==> inputs of run B <==
==> flow/design.v <==
module decimator
               (
                clk,
                enable,
                rstn,
                filter_in,
                filter_out,
                ce_out
                );
  input   clk; 
  input   enable; 
  input   rstn; 
  input   [5:0] filter_in;  
  output  [20:0] filter_out;  
  output  ce_out; 
  reg  [3:0] cur_count;  
  wire phase_1;  
  reg  ce_out_reg;  
  reg  signed [5:0] input_register;  
  wire signed [5:0] section_in1;  
  wire signed [20:0] section_cast1;  
  wire signed [20:0] sum1;  
  reg  signed [20:0] section_out1;  
  wire signed [20:0] add_cast;  
  wire signed [20:0] add_cast_1;  
  wire signed [21:0] add_temp;  
  wire signed [20:0] section_in2;  
  wire signed [20:0] sum2;  
  reg  signed [20:0] section_out2;  
  wire signed [20:0] add_cast_2;  
  wire signed [20:0] add_cast_3;  
  wire signed [21:0] add_temp_1;  
  wire signed [20:0] section_in3;  
  wire signed [20:0] sum3;  
  reg  signed [20:0] section_out3;  
  wire signed [20:0] add_cast_4;  
  wire signed [20:0] add_cast_5;  
  wire signed [21:0] add_temp_2;  
  wire signed [20:0] section_in4;  
  wire signed [20:0] diff1;  
  wire signed [20:0] section_out4;  
  wire signed [20:0] sub_cast;  
  wire signed [20:0] sub_cast_1;  
  wire signed [21:0] sub_temp;  
  reg  signed [20:0] int_delay_pipe [0:1] ;  
  wire signed [20:0] section_in5;  
  wire signed [20:0] diff2;  
  wire signed [20:0] section_out5;  
  wire signed [20:0] sub_cast_2;  
  wire signed [20:0] sub_cast_3;  
  wire signed [21:0] sub_temp_1;  
  reg  signed [20:0] int_delay_pipe_1 [0:1] ;  
  wire signed [20:0] section_in6;  
  wire signed [20:0] diff3;  
  wire signed [20:0] section_out6;  
  wire signed [20:0] sub_cast_4;  
  wire signed [20:0] sub_cast_5;  
  wire signed [21:0] sub_temp_2;  
  reg  signed [20:0] int_delay_pipe_2 [0:1] ;  
  reg  signed [20:0] output_register;  
  always @ (posedge clk or negedge rstn)
    begin: ce_output
      if (rstn == 1'b0) begin
        cur_count <= 4'b0000;
      end
      else begin
        if (enable == 1'b1) begin
          if (cur_count == 4'b1111) begin
            cur_count <= 4'b0000;
          end
          else begin
            cur_count <= cur_count + 1'b1;
          end
        end
      end
    end  
  assign  phase_1 = (cur_count == 4'b0001 && enable == 1'b1)? 1'b1 : 1'b0;
  always @ (posedge clk or negedge rstn)
    begin: ce_output_register
      if (rstn == 1'b0) begin
        ce_out_reg <= 1'b0;
      end
      else begin
          ce_out_reg <= phase_1;
      end
    end  
  always @ (posedge clk or negedge rstn)
    begin: input_reg_process
      if (rstn == 1'b0) begin
        input_register <= 0;
      end
      else begin
        if (enable == 1'b1) begin
          input_register <= filter_in;
        end
      end
    end  
  assign section_in1 = input_register;
  assign section_cast1 = $signed({{15{section_in1[5]}}, section_in1});
  assign add_cast = section_cast1;
  assign add_cast_1 = section_out1;
  assign add_temp = add_cast + add_cast_1;
  assign sum1 = add_temp[20:0];
  always @ (posedge clk or negedge rstn)
    begin: integrator_delay_section1
      if (rstn == 1'b0) begin
        section_out1 <= 0;
      end
      else begin
        if (enable == 1'b1) begin
          section_out1 <= sum1;
        end
      end
    end  
  assign section_in2 = section_out1;
  assign add_cast_2 = section_in2;
  assign add_cast_3 = section_out2;
  assign add_temp_1 = add_cast_2 + add_cast_3;
  assign sum2 = add_temp_1[20:0];
  always @ (posedge clk or negedge rstn)
    begin: integrator_delay_section2
      if (rstn == 1'b0) begin
        section_out2 <= 0;
      end
      else begin
        if (enable == 1'b1) begin
          section_out2 <= sum2;
        end
      end
    end  
  assign section_in3 = section_out2;
  assign add_cast_4 = section_in3;
  assign add_cast_5 = section_out3;
  assign add_temp_2 = add_cast_4 + add_cast_5;
  assign sum3 = add_temp_2[20:0];
  always @ (posedge clk or negedge rstn)
    begin: integrator_delay_section3
      if (rstn == 1'b0) begin
        section_out3 <= 0;
      end
      else begin
        if (enable == 1'b1) begin
          section_out3 <= sum3;
        end
      end
    end  
  assign section_in4 = section_out3;
  assign sub_cast = section_in4;
  assign sub_cast_1 = diff1;
  assign sub_temp = sub_cast - sub_cast_1;
  assign section_out4 = sub_temp[20:0];
  always @ (posedge clk or negedge rstn)
    begin: comb_delay_section4
      if (rstn == 1'b0) begin
        int_delay_pipe[0] <= 21'b000000000000000000000;
        int_delay_pipe[1] <= 21'b000000000000000000000;
      end
      else begin
        if (phase_1 == 1'b1) begin
          int_delay_pipe[1] <= int_delay_pipe[0];
          int_delay_pipe[0] <= section_in4;
        end
      end
    end  
  assign diff1 = int_delay_pipe[1];
  assign section_in5 = section_out4;
  assign sub_cast_2 = section_in5;
  assign sub_cast_3 = diff2;
  assign sub_temp_1 = sub_cast_2 - sub_cast_3;
  assign section_out5 = sub_temp_1[20:0];
  always @ (posedge clk or negedge rstn)
    begin: comb_delay_section5
      if (rstn == 1'b0) begin
        int_delay_pipe_1[0] <= 21'b000000000000000000000;
        int_delay_pipe_1[1] <= 21'b000000000000000000000;
      end
      else begin
        if (phase_1 == 1'b1) begin
          int_delay_pipe_1[1] <= int_delay_pipe_1[0];
          int_delay_pipe_1[0] <= section_in5;
        end
      end
    end  
  assign diff2 = int_delay_pipe_1[1];
  assign section_in6 = section_out5;
  assign sub_cast_4 = section_in6;
  assign sub_cast_5 = diff3;
  assign sub_temp_2 = sub_cast_4 - sub_cast_5;
  assign section_out6 = sub_temp_2[20:0];
  always @ (posedge clk or negedge rstn)
    begin: comb_delay_section6
      if (rstn == 1'b0) begin
        int_delay_pipe_2[0] <= 21'b000000000000000000000;
        int_delay_pipe_2[1] <= 21'b000000000000000000000;
      end
      else begin
        if (phase_1 == 1'b1) begin
          int_delay_pipe_2[1] <= int_delay_pipe_2[0];
          int_delay_pipe_2[0] <= section_in6;
        end
      end
    end  
  assign diff3 = int_delay_pipe_2[1];
  always @ (posedge clk or negedge rstn)
    begin: output_reg_process
      if (rstn == 1'b0) begin
        output_register <= 0;
      end
      else begin
        if (phase_1 == 1'b1) begin
          output_register <= section_out6;
        end
      end
    end  
  assign ce_out = ce_out_reg;
  assign filter_out = output_register;
endmodule   
`timescale 1 ns / 1 ns
module loop_filter
          (
           clk,
           rstn,
           enable,
           filter_in,
           ceout,
           filter_out,
           a2,a3,b1,b2
          );
  input   clk;
  input   rstn;
  input   enable;
  input   signed [15:0] filter_in;   
  output  ceout;
  output  signed [15:0] filter_out;   
  input signed [17:0] a2,a3,b1,b2;
  wire enb_1_16_0;
  wire signed [33:0] b_1_out1;   
  wire signed [33:0] b_2_out1;   
  wire signed [15:0] CastCAS_out1;   
  wire signed [33:0] a_2_out1;   
  wire signed [33:0] a_3_out1;   
  wire signed [15:0] CastStates3_out1;   
  reg signed [15:0] BodyDelay3_out1;   
  wire signed [36:0] BodyLSum2_sub_cast;   
  wire signed [37:0] BodyLSum2_sub_cast_1;   
  wire signed [36:0] BodyLSum2_sub_cast_2;   
  wire signed [37:0] BodyLSum2_sub_cast_3;   
  wire signed [37:0] BodyLSum2_sub_temp;   
  wire signed [36:0] BodyLSum2_out1;   
  wire signed [37:0] BodyRSum2_sub_cast;   
  wire signed [36:0] BodyRSum2_sub_cast_1;   
  wire signed [37:0] BodyRSum2_sub_cast_2;   
  wire signed [37:0] BodyRSum2_sub_temp;   
  wire signed [36:0] BodyRSum2_out1;   
  wire signed [15:0] CastStates2_out1;   
  reg signed [15:0] BodyDelay2_out1;   
  wire signed [36:0] HeadSum1_add_cast;   
  wire signed [37:0] HeadSum1_add_cast_1;   
  wire signed [36:0] HeadSum1_add_cast_2;   
  wire signed [37:0] HeadSum1_add_cast_3;   
  wire signed [37:0] HeadSum1_add_temp;   
  wire signed [36:0] HeadSum1_out1;   
  assign b_1_out1 = b1 * filter_in;
  assign b_2_out1 = b2 * filter_in;
  assign enb_1_16_0 = enable;
  assign a_2_out1 = a2 * CastCAS_out1;
  assign a_3_out1 = a3 * CastCAS_out1;
  assign CastStates3_out1 = {{3{a_3_out1[33]}}, a_3_out1[33:21]};
  always @(posedge clk or negedge rstn)
    begin : BodyDelay3_process
      if (rstn == 1'b0) begin
        BodyDelay3_out1 <= 16'sb0000000000000000;
      end
      else begin
        if (enb_1_16_0) begin
          BodyDelay3_out1 <= CastStates3_out1;
        end
      end
    end
  assign BodyLSum2_sub_cast = {{2{b_2_out1[33]}}, {b_2_out1, 1'b0}};
  assign BodyLSum2_sub_cast_1 = BodyLSum2_sub_cast;
  assign BodyLSum2_sub_cast_2 = {BodyDelay3_out1, 21'b000000000000000000000};
  assign BodyLSum2_sub_cast_3 = BodyLSum2_sub_cast_2;
  assign BodyLSum2_sub_temp = BodyLSum2_sub_cast_1 - BodyLSum2_sub_cast_3;
  assign BodyLSum2_out1 = ((BodyLSum2_sub_temp[37] == 1'b0) && (BodyLSum2_sub_temp[36] != 1'b0) ? 37'sh0FFFFFFFFF :
              ((BodyLSum2_sub_temp[37] == 1'b1) && (BodyLSum2_sub_temp[36] != 1'b1) ? 37'sh1000000000 :
              $signed(BodyLSum2_sub_temp[36:0])));
  assign BodyRSum2_sub_cast = BodyLSum2_out1;
  assign BodyRSum2_sub_cast_1 = a_2_out1;
  assign BodyRSum2_sub_cast_2 = BodyRSum2_sub_cast_1;
  assign BodyRSum2_sub_temp = BodyRSum2_sub_cast - BodyRSum2_sub_cast_2;
  assign BodyRSum2_out1 = ((BodyRSum2_sub_temp[37] == 1'b0) && (BodyRSum2_sub_temp[36] != 1'b0) ? 37'sh0FFFFFFFFF :
              ((BodyRSum2_sub_temp[37] == 1'b1) && (BodyRSum2_sub_temp[36] != 1'b1) ? 37'sh1000000000 :
              $signed(BodyRSum2_sub_temp[36:0])));
  assign CastStates2_out1 = ((BodyRSum2_out1[36] == 1'b0) && (BodyRSum2_out1[35:21] == 15'b111111111111111) ? 16'sb0111111111111111 :
              $signed(BodyRSum2_out1[36:21]));
  always @(posedge clk or negedge rstn)
    begin : BodyDelay2_process
      if (rstn == 1'b0) begin
        BodyDelay2_out1 <= 16'sb0000000000000000;
      end
      else begin
        if (enb_1_16_0) begin
          BodyDelay2_out1 <= CastStates2_out1;
        end
      end
    end
  assign HeadSum1_add_cast = {{2{b_1_out1[33]}}, {b_1_out1, 1'b0}};
  assign HeadSum1_add_cast_1 = HeadSum1_add_cast;
  assign HeadSum1_add_cast_2 = {BodyDelay2_out1, 21'b000000000000000000000};
  assign HeadSum1_add_cast_3 = HeadSum1_add_cast_2;
  assign HeadSum1_add_temp = HeadSum1_add_cast_1 + HeadSum1_add_cast_3;
  assign HeadSum1_out1 = ((HeadSum1_add_temp[37] == 1'b0) && (HeadSum1_add_temp[36] != 1'b0) ? 37'sh0FFFFFFFFF :
              ((HeadSum1_add_temp[37] == 1'b1) && (HeadSum1_add_temp[36] != 1'b1) ? 37'sh1000000000 :
              $signed(HeadSum1_add_temp[36:0])));
  assign CastCAS_out1 = ((HeadSum1_out1[36] == 1'b0) && (HeadSum1_out1[35:31] != 5'b00000) ? 16'sb0111111111111111 :
              ((HeadSum1_out1[36] == 1'b1) && (HeadSum1_out1[35:31] != 5'b11111) ? 16'sb1000000000000000 :
              $signed(HeadSum1_out1[31:16])));
  assign filter_out = CastCAS_out1;
  assign ceout = enable;
endmodule   
module dlf_core (
   input             clk,
   input             rstn,
   input             dlf_en,
   input  [4:0]      tdc_dout,
   input  [17:0]     dlf_a2,
   input  [17:0]     dlf_a3,
   input  [17:0]     dlf_b1,
   input  [17:0]     dlf_b2,
   input  [14:0]     dlf_sdm_nc_in,
   output [15:0]     dlf_out,
   output            dlf_valid
   );
   wire signed [5:0]  dec_in;
   wire signed [20:0] dec_out;
   wire signed [15:0] dec_out_slc;
   wire signed [15:0] dlf_sdm_nc_in_ext;
   wire signed [15:0] dlf_in;
   wire signed [15:0] lf_out;
   wire               dec_ce;
   reg  [15:0]        dlf_out_r;
   reg                dlf_valid_r;
   assign dec_in = tdc_dout - 6'sd16;
   assign dlf_sdm_nc_in_ext = {1'b0,dlf_sdm_nc_in};
   assign dec_out_slc = dec_out[20:5];
   assign dlf_in = dec_out_slc - dlf_sdm_nc_in_ext;
   decimator decimator_1(
			 .clk(clk),
			 .enable(dlf_en),
			 .rstn(rstn),
			 .filter_in(dec_in),
			 .filter_out(dec_out),
			 .ce_out(dec_ce)
			 );
   loop_filter loop_filter_1(
			     .clk(clk),
			     .rstn(rstn),
			     .enable(dec_ce),
			     .filter_in(dlf_in),
			     .ceout(),
			     .filter_out(lf_out),
			     .a2(dlf_a2),
			     .a3(dlf_a3),
			     .b1(dlf_b1),
			     .b2(dlf_b2)
			     );
   always @(posedge clk or negedge rstn) begin
      if (rstn == 1'b0) begin
	 dlf_out_r <= 16'd0;
	 dlf_valid_r <= 1'b0;
      end
      else begin
	 dlf_valid_r <= dec_ce;
	 if (dec_ce)
	   dlf_out_r <= lf_out;
      end
   end
   assign dlf_out = dlf_out_r;
   assign dlf_valid = dlf_valid_r;
endmodule
==> flow/run.sh <==
#!/bin/bash
# the make line also repeats each setting of config.mk as NAME=value (left out here)
make -C /OpenROAD-flow-scripts/flow DESIGN_CONFIG=/design/flow/config.mk WORK_HOME=/design/flow/orfs CLKGATE_MAP_FILE= finish
==> flow/config.mk <==
export PLATFORM = sky130hd
export DESIGN_NAME = dlf_core
export DESIGN_NICKNAME = dlf_core
export VERILOG_FILES = /design/flow/design.v
export SDC_FILE = /design/flow/constraint.sdc
export NUM_CORES = 4
export LEC_CHECK = 0
export CAP_MARGIN = 5
export CORE_MARGIN = 2
export CORE_UTILIZATION = 72
export HOLD_SLACK_MARGIN = -0.04
export SETUP_SLACK_MARGIN = -1.09
export SLEW_MARGIN = 20
==> flow/constraint.sdc <==
create_clock -name core_clock -period 15.9 [get_ports {clk}]
set_input_delay 3.1800 -clock core_clock [delete_from_list [all_inputs] [get_ports {clk}]]
set_output_delay 3.1800 -clock core_clock [all_outputs]
set_load 0.01 [all_outputs]
==> inputs of run R, as changes to run B <==
==> flow/config.mk (replaced) <==
export PLATFORM = sky130hd
export DESIGN_NAME = dlf_core
export DESIGN_NICKNAME = dlf_core
export VERILOG_FILES = /design/flow/design.v
export SDC_FILE = /design/flow/constraint.sdc
export NUM_CORES = 4
export LEC_CHECK = 0
export ABC_AREA = 1
export CAP_MARGIN = 20
export CORE_MARGIN = 2
export CORE_UTILIZATION = 63
export SLEW_MARGIN = 20
==> flow/constraint.sdc (replaced) <==
create_clock -name core_clock -period 37.5 [get_ports {clk}]
set_input_delay 7.5000 -clock core_clock [delete_from_list [all_inputs] [get_ports {clk}]]
set_output_delay 7.5000 -clock core_clock [all_outputs]
set_load 0.01 [all_outputs]
==> inputs of run E, as changes to run B <==
==> flow/config.mk (replaced) <==
export PLATFORM = sky130hd
export DESIGN_NAME = dlf_core
export DESIGN_NICKNAME = dlf_core
export VERILOG_FILES = /design/flow/design.v
export SDC_FILE = /design/flow/constraint.sdc
export NUM_CORES = 4
export LEC_CHECK = 0
export CAP_MARGIN = 20
export CORE_MARGIN = 2
export CORE_UTILIZATION = 40
export SETUP_SLACK_MARGIN = -1.83
export SLEW_MARGIN = 20
==> flow/constraint.sdc (replaced) <==
create_clock -name core_clock -period 24.1 [get_ports {clk}]
set_input_delay 4.8200 -clock core_clock [delete_from_list [all_inputs] [get_ports {clk}]]
set_output_delay 4.8200 -clock core_clock [all_outputs]
set_load 0.01 [all_outputs]
==> ci_impl_report.md <==
### Metrics collected by this job

| Metric | Value |
|---|---|
| Status | timing/DRC/antenna clean |
| Top area cell types | fa_1 (40%), dfrtp_1 (11%), ha_1 (11%) |
| DIE HEIGHT | 395.0 µm |
| Starting DRT DRC Count | 2406 |
| Number of global-route vias before repair | 47558 |
| Placer Congestion | 0.9114 |
| Simple share | 15.56% |
| Worst Setup EP | loop_filter_1.BodyDelay2_out1[9] |
| OpenROAD warning count | 38 |
| Core area | 151900 µm² |
| Final Instance Area | 65720 µm² |
| CLK BUF | between 40 and 50 |
the above is filed under run E

==> ci_impl_report.md <==
### Metrics collected by this job

| Metric | Value |
|---|---|
| DIE HEIGHT | 295.4 µm |
| Core area | 83820 µm² |
| Final Instance Area | about 70000 µm² |
| Met3 wire length | 12760 µm |
| Final Setup Violations | 29 |
| Number of global-route vias before repair | roughly 54000 |
| Placer Congestion | ~0.96 |
| Blocking Checks | setup timing |
| Status | complete, but fails checks |
| Starting DRT DRC Count | approximately 3400 |
| Final Worst Setup Slack | -3.209 ns |
| Worst Setup EP | loop_filter_1.BodyDelay3_out1[9] |
| Nets | 9302 |
| CLK BUF | between 40 and 50 |
| Simple share | 15.56% |
the above is filed under run B

==> ci_impl_report.md <==
### Metrics collected by this job

| Metric | Value |
|---|---|
| CLK BUF | around 47 |
| Number of global-route vias before repair | 49402 |
| Core area | approximately 95000 µm² |
| DIE HEIGHT | 314.3 µm |
| Final Instance Area | between 60000 and 70000 µm² |
| Top area cell types | fa_1 (41%), inv_1 (11%), dfrtp_1 (11%) |
| Placer Congestion | slightly below 1 |
| Starting DRT DRC Count | 3434 |
| Worst Setup EP | loop_filter_1.BodyDelay2_out1[9] |
| Flop Count | 261 |
| Status | timing/DRC/antenna clean |
the above is filed under run R

